==> inputs of zinc <==
// alu
module alu #(
    parameter INST_W = 4,
    parameter INT_W  = 6,
    parameter FRAC_W = 10,
    parameter DATA_W = INT_W + FRAC_W
)(
    input                      i_clk,
    input                      i_rst_n,
    input                      i_in_valid,
    output                     o_busy,
    input         [INST_W-1:0] i_inst,
    input  signed [DATA_W-1:0] i_data_a,
    input  signed [DATA_W-1:0] i_data_b,
    output                     o_out_valid,
    output        [DATA_W-1:0] o_data
);
clock: 9.92 ns
lec_check: 0
abc_area: 1
cap_margin: 5
core_margin: 2
core_utilization: 70
cts_cluster_diameter: 269
gpl_routability_driven: 0
gpl_timing_driven: 1
hold_slack_margin: -0.08
max_routing_layer: met5
min_routing_layer: met1
slew_margin: 20
run.sh (not shown) runs the stock make flow with config.mk's settings and CLKGATE_MAP_FILE=.
==> willow (differences from zinc) <==
ABC_AREA = unset   (was 1)
CAP_MARGIN = 20   (was 5)
CTS_CLUSTER_DIAMETER = 307   (was 269)
CTS_CLUSTER_SIZE = 46   (was unset)
GPL_ROUTABILITY_DRIVEN = unset   (was 0)
GPL_TIMING_DRIVEN = unset   (was 1)
HOLD_SLACK_MARGIN = -0.09   (was -0.08)
MAX_ROUTING_LAYER = unset   (was met5)
MIN_ROUTING_LAYER = unset   (was met1)
SETUP_SLACK_MARGIN = 0.37   (was unset)
==> flow/constraint.sdc (replaced) <==
create_clock -name core_clock -period 3.09 [get_ports {i_clk}]
set_input_delay 0.6180 -clock core_clock [delete_from_list [all_inputs] [get_ports {i_clk}]]
set_output_delay 0.6180 -clock core_clock [all_outputs]
set_load 0.01 [all_outputs]
==> fjord (differences from zinc) <==
ABC_AREA = unset   (was 1)
CAP_MARGIN = 15   (was 5)
CELL_PAD_IN_SITES_GLOBAL_PLACEMENT = 2   (was unset)
CORE_ASPECT_RATIO = 0.54   (was unset)
CORE_UTILIZATION = 40   (was 70)
CTS_CLUSTER_DIAMETER = unset   (was 269)
CTS_CLUSTER_SIZE = 48   (was unset)
GPL_ROUTABILITY_DRIVEN = unset   (was 0)
GPL_TIMING_DRIVEN = unset   (was 1)
HOLD_SLACK_MARGIN = unset   (was -0.08)
MAX_ROUTING_LAYER = unset   (was met5)
MIN_ROUTING_LAYER = unset   (was met1)
SETUP_SLACK_MARGIN = -0.3   (was unset)
TNS_END_PERCENT = 35   (was unset)
==> flow/constraint.sdc (replaced) <==
create_clock -name core_clock -period 6.05 [get_ports {i_clk}]
set_input_delay 1.2100 -clock core_clock [delete_from_list [all_inputs] [get_ports {i_clk}]]
set_output_delay 1.2100 -clock core_clock [all_outputs]
set_load 0.01 [all_outputs]
==> pepper (differences from zinc) <==
ABC_AREA = unset   (was 1)
CAP_MARGIN = 35   (was 5)
CORE_MARGIN = 4   (was 2)
CORE_UTILIZATION = 40   (was 70)
CTS_CLUSTER_DIAMETER = unset   (was 269)
GPL_ROUTABILITY_DRIVEN = unset   (was 0)
GPL_TIMING_DRIVEN = unset   (was 1)
HOLD_SLACK_MARGIN = unset   (was -0.08)
MAX_ROUTING_LAYER = met4   (was met5)
MIN_ROUTING_LAYER = unset   (was met1)
TNS_END_PERCENT = 15   (was unset)
==> flow/constraint.sdc (replaced) <==
create_clock -name core_clock -period 11.0 [get_ports {i_clk}]
set_input_delay 2.2000 -clock core_clock [delete_from_list [all_inputs] [get_ports {i_clk}]]
set_output_delay 2.2000 -clock core_clock [all_outputs]
set_load 0.01 [all_outputs]
==> results <==
pepper completed without violations. fjord finished but failed the layout checks on negative setup slack. willow did not get past global routing (5_1_grt), error GRT-0116. zinc ran to the end with no violations.
Wire length: fjord > pepper > zinc.
Cell count: zinc is lower than fjord (9.2%).
Register-to-register slack: fjord < pepper < zinc.
The highest first-iteration DRC count belongs to fjord, the lowest to pepper.

==> build 12: inputs <==
alu again, from the RTL that the note above started with.
==> flow/design.v (excerpt) <==
module alu #(
    parameter INST_W = 4,
    parameter INT_W  = 6,
    parameter FRAC_W = 10,
    parameter DATA_W = INT_W + FRAC_W
)(
    input                      i_clk,
    input                      i_rst_n,
    input                      i_in_valid,
    output                     o_busy,
    input         [INST_W-1:0] i_inst,
    input  signed [DATA_W-1:0] i_data_a,
    input  signed [DATA_W-1:0] i_data_b,
    output                     o_out_valid,
    output        [DATA_W-1:0] o_data
);
clock: 6.05 ns
lec_check: 0
cap_margin: 15
cell_pad_in_sites_global_placement: 2
core_aspect_ratio: 0.68
core_margin: 6
core_utilization: 40
cts_cluster_size: 48
gpl_timing_driven: 0
setup_slack_margin: 1.19
slew_margin: 20
tns_end_percent: 80
==> build 87: changes against build 12 <==
CAP_MARGIN = 20   (was 15)
CELL_PAD_IN_SITES_GLOBAL_PLACEMENT = default   (was 2)
CORE_ASPECT_RATIO = default   (was 0.68)
CORE_MARGIN = 2   (was 6)
CORE_UTILIZATION = 72   (was 40)
CTS_CLUSTER_SIZE = 47   (was 48)
GPL_TIMING_DRIVEN = default   (was 0)
HOLD_SLACK_MARGIN = -0.09   (was default)
PLACE_DENSITY_LB_ADDON = 0.01   (was default)
SETUP_SLACK_MARGIN = 2.74   (was 1.19)
TNS_END_PERCENT = 5   (was 80)
==> flow/constraint.sdc (replaced) <==
create_clock -name core_clock -period 9.23 [get_ports {i_clk}]
set_input_delay 1.8460 -clock core_clock [delete_from_list [all_inputs] [get_ports {i_clk}]]
set_output_delay 1.8460 -clock core_clock [all_outputs]
set_load 0.01 [all_outputs]
==> trial 98: changes against build 12 <==
CAP_MARGIN = 20   (was 15)
CELL_PAD_IN_SITES_GLOBAL_PLACEMENT = default   (was 2)
CORE_ASPECT_RATIO = default   (was 0.68)
CORE_MARGIN = 2   (was 6)
CTS_CLUSTER_SIZE = default   (was 48)
GPL_TIMING_DRIVEN = default   (was 0)
SETUP_SLACK_MARGIN = default   (was 1.19)
TNS_END_PERCENT = default   (was 80)
==> flow/constraint.sdc (replaced) <==
create_clock -name core_clock -period 10.5 [get_ports {i_clk}]
set_input_delay 2.1000 -clock core_clock [delete_from_list [all_inputs] [get_ports {i_clk}]]
set_output_delay 2.1000 -clock core_clock [all_outputs]
set_load 0.01 [all_outputs]
==> build 95: changes against build 12 <==
ABC_AREA = 1   (was default)
CAP_MARGIN = 20   (was 15)
CELL_PAD_IN_SITES_GLOBAL_PLACEMENT = default   (was 2)
CORE_ASPECT_RATIO = default   (was 0.68)
CORE_MARGIN = 2   (was 6)
CORE_UTILIZATION = 72   (was 40)
CTS_CLUSTER_DIAMETER = 398   (was default)
CTS_CLUSTER_SIZE = 10   (was 48)
GPL_TIMING_DRIVEN = default   (was 0)
HOLD_SLACK_MARGIN = 0.29   (was default)
PLACE_DENSITY = 0.37   (was default)
SETUP_SLACK_MARGIN = 0.91   (was 1.19)
TNS_END_PERCENT = 10   (was 80)
==> flow/constraint.sdc (replaced) <==
create_clock -name core_clock -period 4.96 [get_ports {i_clk}]
set_input_delay 0.9920 -clock core_clock [delete_from_list [all_inputs] [get_ports {i_clk}]]
set_output_delay 0.9920 -clock core_clock [all_outputs]
set_load 0.01 [all_outputs]
==> qor summary <==
item                                                          build 87              build 95                  build 12        trial 98
Largest fanout on the critical path                                  9                     -                         5               7
TritonCTS clock tree                                              done                     -                      done            done
Hold_ws                                                       0.403 ns                     -                  0.396 ns        0.405 ns
Final Max-Slew Violation Tally                                       0                     -                         0               0
Count of cell types in the netlist                                 100                    76                       100             100
Number of setup buffers added after CTS                             43                     -                       190               0
Deepest level of the CTS H-tree                                      2                     -                         2               2
Status                                        finished with violations        did not finish  finished with violations  finished clean
Last stage reached                                                   -  clock tree synthesis                         -               -
Reasons for failing layout checks                 negative setup slack                     -      negative setup slack               -
Worst-case clock buffer depth                                        3                     -                         3               3
Post-route cell area                                       46,800 um^2                     -               50,600 um^2     45,700 um^2
Sink Count                                                         374                     -                       374             374
M1 wire length                                               52,400 um                     -                 90,600 um       66,800 um
Fraction of synthesized area in multiplexers                     2.03%               0.0467%                     2.03%           2.03%

==> v17: inputs <==
==> flow/design.v <==
module alu #(
    parameter INST_W = 4,
    parameter INT_W  = 6,
    parameter FRAC_W = 10,
    parameter DATA_W = INT_W + FRAC_W
)(
    input                      i_clk,
    input                      i_rst_n,
    input                      i_in_valid,
    output                     o_busy,
    input         [INST_W-1:0] i_inst,
    input  signed [DATA_W-1:0] i_data_a,
    input  signed [DATA_W-1:0] i_data_b,
    output                     o_out_valid,
    output        [DATA_W-1:0] o_data
);
localparam SADD = 4'd0;  
localparam SSUB = 4'd1;  
localparam SMUL = 4'd2;  
localparam SACC = 4'd3;  
localparam SOFT = 4'd4;  
localparam XOR = 4'd5;   
localparam ARSH = 4'd6;  
localparam LROT = 4'd7;  
localparam CLZ = 4'd8;   
localparam RM4 = 4'd9;   
localparam MEM_H = 16;   
integer i;
localparam RANGE1 = 6'b100000;
localparam RANGE2 = 6'b010000;
localparam RANGE3 = 6'b001000;
localparam RANGE4 = 6'b000100;
localparam RANGE5 = 6'b000010;
localparam RANGE6 = 6'b000001;
localparam WAIT = 1'b0;
localparam EXE = 1'b1;
reg signed [DATA_W-1:0] comb_result; 
reg [DATA_W-1:0] rot_result; 
reg [DATA_W-1:0] add_sub_result;
reg signed [DATA_W+3:0] acc_result20;
reg signed [DATA_W-1:0] acc_result;
reg signed [DATA_W:0] add_sub_result17;
reg [DATA_W-1:0] arsh_result;
reg [2*DATA_W-1:0] lrot_base;
reg [DATA_W-1:0] lrot_result;
reg [4:0] clz_result;
reg [12:0] rm4_result;
reg [7:0] clz8;
reg [3:0] clz4;
wire [5:0] soft_range;
reg signed [DATA_W-1:0] soft_result;
reg [DATA_W-1:0] o_data_buffer;
reg busy_buffer;
reg ovalid_buffer;
reg [INST_W-1:0] inst_buffer;
reg signed [DATA_W-1:0] data_a_buffer;
reg signed [DATA_W-1:0] data_b_buffer;
reg signed [DATA_W+3:0] acc_mem [MEM_H-1:0];     
reg cs, ns;
always @(posedge i_clk or negedge i_rst_n) begin
    if(!i_rst_n) begin
        for (i=0; i<16; i=i+1) begin
            acc_mem[i] <= 20'd0;
        end
    end
    else if (inst_buffer == SACC)begin
        acc_mem[data_a_buffer[3:0]] <= acc_result20;
    end
end
always @(posedge i_clk or negedge i_rst_n) begin
    if(!i_rst_n) begin
        cs <= WAIT;
    end
    else begin
        cs <= ns;
    end
end
always @(*) begin
    if (cs == WAIT) begin
        ns = (i_in_valid) ? EXE : WAIT;
    end
    else begin
        ns = WAIT;
    end
end
always @(posedge i_clk or negedge i_rst_n) begin
    if(!i_rst_n) begin
        busy_buffer <= 1'b0;
        ovalid_buffer <= 1'b0;
        inst_buffer <= 4'd0;
        o_data_buffer <= 16'd0;
        data_a_buffer <= 16'd0;
        data_b_buffer <= 16'd0;
    end
    else begin
        inst_buffer <= i_inst;
        o_data_buffer <= comb_result;
        data_a_buffer <= i_data_a;
        data_b_buffer <= i_data_b;
        if (cs == WAIT) begin
            busy_buffer <= (i_in_valid) ? 1'b1 : 1'b0;
            ovalid_buffer <= 1'b0;
        end
        else begin
            busy_buffer <= 1'b0;
            ovalid_buffer <= 1'b1;
        end
    end
end
assign o_data = o_data_buffer;
assign o_out_valid = ovalid_buffer;
assign o_busy = busy_buffer;
assign soft_range[5] = data_a_buffer >= 16'sh0800;                                      
assign soft_range[4] = (data_a_buffer >= 16'sh0000) && (data_a_buffer < 16'sh0800);     
assign soft_range[3] = (data_a_buffer >= 16'shfc00) && (data_a_buffer < 16'sh0000);     
assign soft_range[2] = (data_a_buffer >= 16'shf800) && (data_a_buffer < 16'shfc00);     
assign soft_range[1] = (data_a_buffer >= 16'shf400) && (data_a_buffer < 16'shf800);     
assign soft_range[0] = (data_a_buffer < 16'shf400);                                     
always @(*) begin
    comb_result = 16'd0;
    case(inst_buffer)
        SADD : begin
            comb_result = add_sub_result;
        end
        SSUB : begin
            comb_result = add_sub_result;
        end 
        SMUL : begin
            comb_result = S_mul(data_a_buffer, data_b_buffer);
        end
        SACC : begin
            comb_result = acc_result;
        end
        SOFT : begin
            comb_result = soft_result;
        end
        XOR : begin
            comb_result = data_a_buffer ^ data_b_buffer;
        end
        ARSH : begin
            comb_result = arsh_result;
        end
        LROT : begin
            comb_result = lrot_result;
        end
        CLZ : begin
            comb_result = (clz_result[4]) ? 16'h0010 : {12'b0, clz_result[3:0]};
        end
        RM4 : begin
            comb_result = {3'd0,rm4_result};
        end
    endcase
end
always @(*) begin
    acc_result20 = (acc_mem[data_a_buffer[3:0]] + data_b_buffer);
    if (acc_result20 > 20'sh07fff) begin
        acc_result = 16'h7fff;
    end
    else if (acc_result20 < 20'shf8000) begin
        acc_result = 16'h8000;
    end
    else begin
        acc_result = acc_result20[DATA_W-1:0];
    end
end
always @(*) begin
    add_sub_result17 = (inst_buffer[0]) ? (data_a_buffer - data_b_buffer) : (data_a_buffer + data_b_buffer);
    if (!add_sub_result17[DATA_W]) begin  
        add_sub_result = (add_sub_result17 > 17'sh07fff) ? 16'h7fff : add_sub_result17[DATA_W-1:0];  
    end
    else begin   
        add_sub_result = (add_sub_result17 < 17'sh18000) ? 16'h8000 : add_sub_result17[DATA_W-1:0];
    end
end
always @(*) begin
    soft_result = 16'd0;
    case (soft_range)
        RANGE1 : begin               
            soft_result = data_a_buffer;                                                                     
        end 
        RANGE2 : begin                           
            soft_result = dev3($signed({data_a_buffer, 1'b0}) + 18'sh00800);     
        end
        RANGE3 : begin
            soft_result = dev3($signed(({data_a_buffer[DATA_W-1], data_a_buffer})) + 18'sh00800);          
        end
        RANGE4 : begin
            soft_result = dev9($signed({data_a_buffer, 1'b0}) + 18'sh01400);     
        end
        RANGE5 : begin
            soft_result = dev9($signed({data_a_buffer[DATA_W-1], data_a_buffer}) + 18'sh00c00);          
        end
        RANGE6 : begin
            soft_result = 16'd0;                                                                     
        end
    endcase
end
always @(*) begin
    arsh_result = data_a_buffer >>> data_b_buffer[4:0];
end
always @(*) begin
    lrot_base = {2{data_a_buffer}};
    lrot_result = lrot_base[(5'd16-data_b_buffer[4:0])+:DATA_W];
end
always @(*) begin
    clz_result[4] = (~|data_a_buffer);
    clz_result[3] = (~|data_a_buffer[15:8]);
    clz8 = (clz_result[3]) ? data_a_buffer[7:0] : data_a_buffer[15:8];
    clz_result[2] = (~|clz8[7:4]);
    clz4 = (clz_result[2]) ? clz8[3:0] : clz8[7:4];
    clz_result[1] = (~|clz4[3:2]);
    clz_result[0] = (clz_result[1]) ? ~clz4[1] : ~clz4[3];
end
always @(*) begin
    for (i=0; i<13; i=i+1) begin
        rm4_result[i] = data_a_buffer[i+:4] == data_b_buffer[(15-i)-:4];
    end
end
function automatic [DATA_W-1:0] S_mul;
    input signed [DATA_W-1:0] data_a;
    input signed [DATA_W-1:0] data_b;
    reg signed [2*DATA_W-1:0] mul_result;
    begin
        mul_result = data_a * data_b;
        if (!mul_result[2*DATA_W-1]) begin
            if (mul_result > 32'sh01fffc00) begin
                S_mul = 16'h7fff;  
            end
            else begin
                S_mul = (mul_result[9]) ? mul_result[25:10] + 16'sd1 : mul_result[25:10];   
            end
        end
        else begin
            if (mul_result < 32'shfe000000) begin
                S_mul = 16'h8000;   
            end
            else begin
                S_mul = (mul_result[9]) ? mul_result[25:10] + 16'sd1 : mul_result[25:10];   
            end
        end
    end
endfunction
localparam EXT_BIT = 10;
function automatic [DATA_W-1:0] dev3;
    input signed [17:0] devident;        
    reg signed [EXT_BIT+17:0] ext_devident;
    reg signed [EXT_BIT+17:0] Q0;
    reg signed [EXT_BIT+17:0] Q1;
    reg signed [EXT_BIT+17:0] Q2;
    reg signed [EXT_BIT+17:0] Q3, Q3_plus1;
    begin
        ext_devident = {devident, 10'b0};            
        Q0 = ((ext_devident >> 2) + ext_devident) >> 2;
        Q1 = (Q0 + ext_devident) >> 1;
        Q2 = ((Q1 >> 6) + Q1);
        Q3 = ((Q2 >> 12) + Q2) >> 1;
        Q3_plus1 = Q3 + $signed({18'h00001,10'b0});   
        dev3 = (Q3[EXT_BIT-1]) ? Q3_plus1[EXT_BIT+15:EXT_BIT] : Q3[EXT_BIT+15:EXT_BIT];
    end
endfunction
function automatic [DATA_W-1:0] dev9;
    input signed [17:0] devident;
    reg signed [EXT_BIT+17:0] ext_devident;
    reg signed [EXT_BIT+17:0] Q0;
    reg signed [EXT_BIT+17:0] Q1;
    reg signed [EXT_BIT+17:0] Q2;
    reg signed [EXT_BIT+17:0] Q3, Q3_plus1;
    begin
        ext_devident = {devident, 10'b0};    
        Q0 = ((ext_devident >> 1) + ext_devident) >> 1;
        Q1 = (Q0 + ext_devident) >> 1;
        Q2 = ((Q1 >> 6) + Q1);
        Q3 = ((Q2 >> 12) + Q2) >> 3;
        Q3_plus1 = Q3 + $signed({18'h00001,10'b0});   
        dev9 = (Q3[EXT_BIT-1]) ? Q3_plus1[EXT_BIT+15:EXT_BIT] : Q3[EXT_BIT+15:EXT_BIT];
    end
endfunction
endmodule
==> flow/run.sh <==
#!/bin/bash
# the make line also repeats each setting of config.mk as NAME=value (left out here)
make -C /OpenROAD-flow-scripts/flow DESIGN_CONFIG=/design/flow/config.mk WORK_HOME=/design/flow/orfs CLKGATE_MAP_FILE= finish
==> flow/config.mk <==
export PLATFORM = sky130hd
export DESIGN_NAME = alu
export DESIGN_NICKNAME = alu
export VERILOG_FILES = /design/flow/design.v
export SDC_FILE = /design/flow/constraint.sdc
export NUM_CORES = 4
export LEC_CHECK = 0
export CAP_MARGIN = 20
export CORE_MARGIN = 2
export CORE_UTILIZATION = 72
export CTS_CLUSTER_SIZE = 37
export PLACE_DENSITY = 0.67
export SETUP_SLACK_MARGIN = 2.74
export SLEW_MARGIN = 20
==> flow/constraint.sdc <==
create_clock -name core_clock -period 9.23 [get_ports {i_clk}]
set_input_delay 1.8460 -clock core_clock [delete_from_list [all_inputs] [get_ports {i_clk}]]
set_output_delay 1.8460 -clock core_clock [all_outputs]
set_load 0.01 [all_outputs]
==> v29: changes against v17 <==
==> flow/config.mk (replaced) <==
export PLATFORM = sky130hd
export DESIGN_NAME = alu
export DESIGN_NICKNAME = alu
export VERILOG_FILES = /design/flow/design.v
export SDC_FILE = /design/flow/constraint.sdc
export NUM_CORES = 4
export LEC_CHECK = 0
export CAP_MARGIN = 15
export CELL_PAD_IN_SITES_GLOBAL_PLACEMENT = 2
export CORE_ASPECT_RATIO = 0.68
export CORE_MARGIN = 6
export CORE_UTILIZATION = 40
export CTS_CLUSTER_SIZE = 48
export GPL_ROUTABILITY_DRIVEN = 0
export GPL_TIMING_DRIVEN = 0
export SETUP_SLACK_MARGIN = 1.19
export SLEW_MARGIN = 10
export TNS_END_PERCENT = 80
==> flow/constraint.sdc (replaced) <==
create_clock -name core_clock -period 6.05 [get_ports {i_clk}]
set_input_delay 1.2100 -clock core_clock [delete_from_list [all_inputs] [get_ports {i_clk}]]
set_output_delay 1.2100 -clock core_clock [all_outputs]
set_load 0.01 [all_outputs]
==> reports/metrics.yaml <==
status:
  outcome: "complete, but fails checks"
  violations: "setup timing"
route:
  route.met2.wl_microns: 66300
final_timing:
  worst_slack_ns: -3.68
  setup_violations: 16
setup_path:
  r2r_slack_ns: -3.68
layout:
  comb_area_sq_um: 32400
die:
  rows: 96
# the run above: v29

==> reports/metrics.yaml <==
status:
  violations: "setup timing"
  outcome: "complete, but fails checks"
route:
  firstDrtPassIters: 17
final_timing:
  worst_slack_ns: -0.452
  setup_violations: 15
setup_path:
  r2r_slack_ns: -0.45
layout:
  comb_area_sq_um: 31200
# the run above: v17

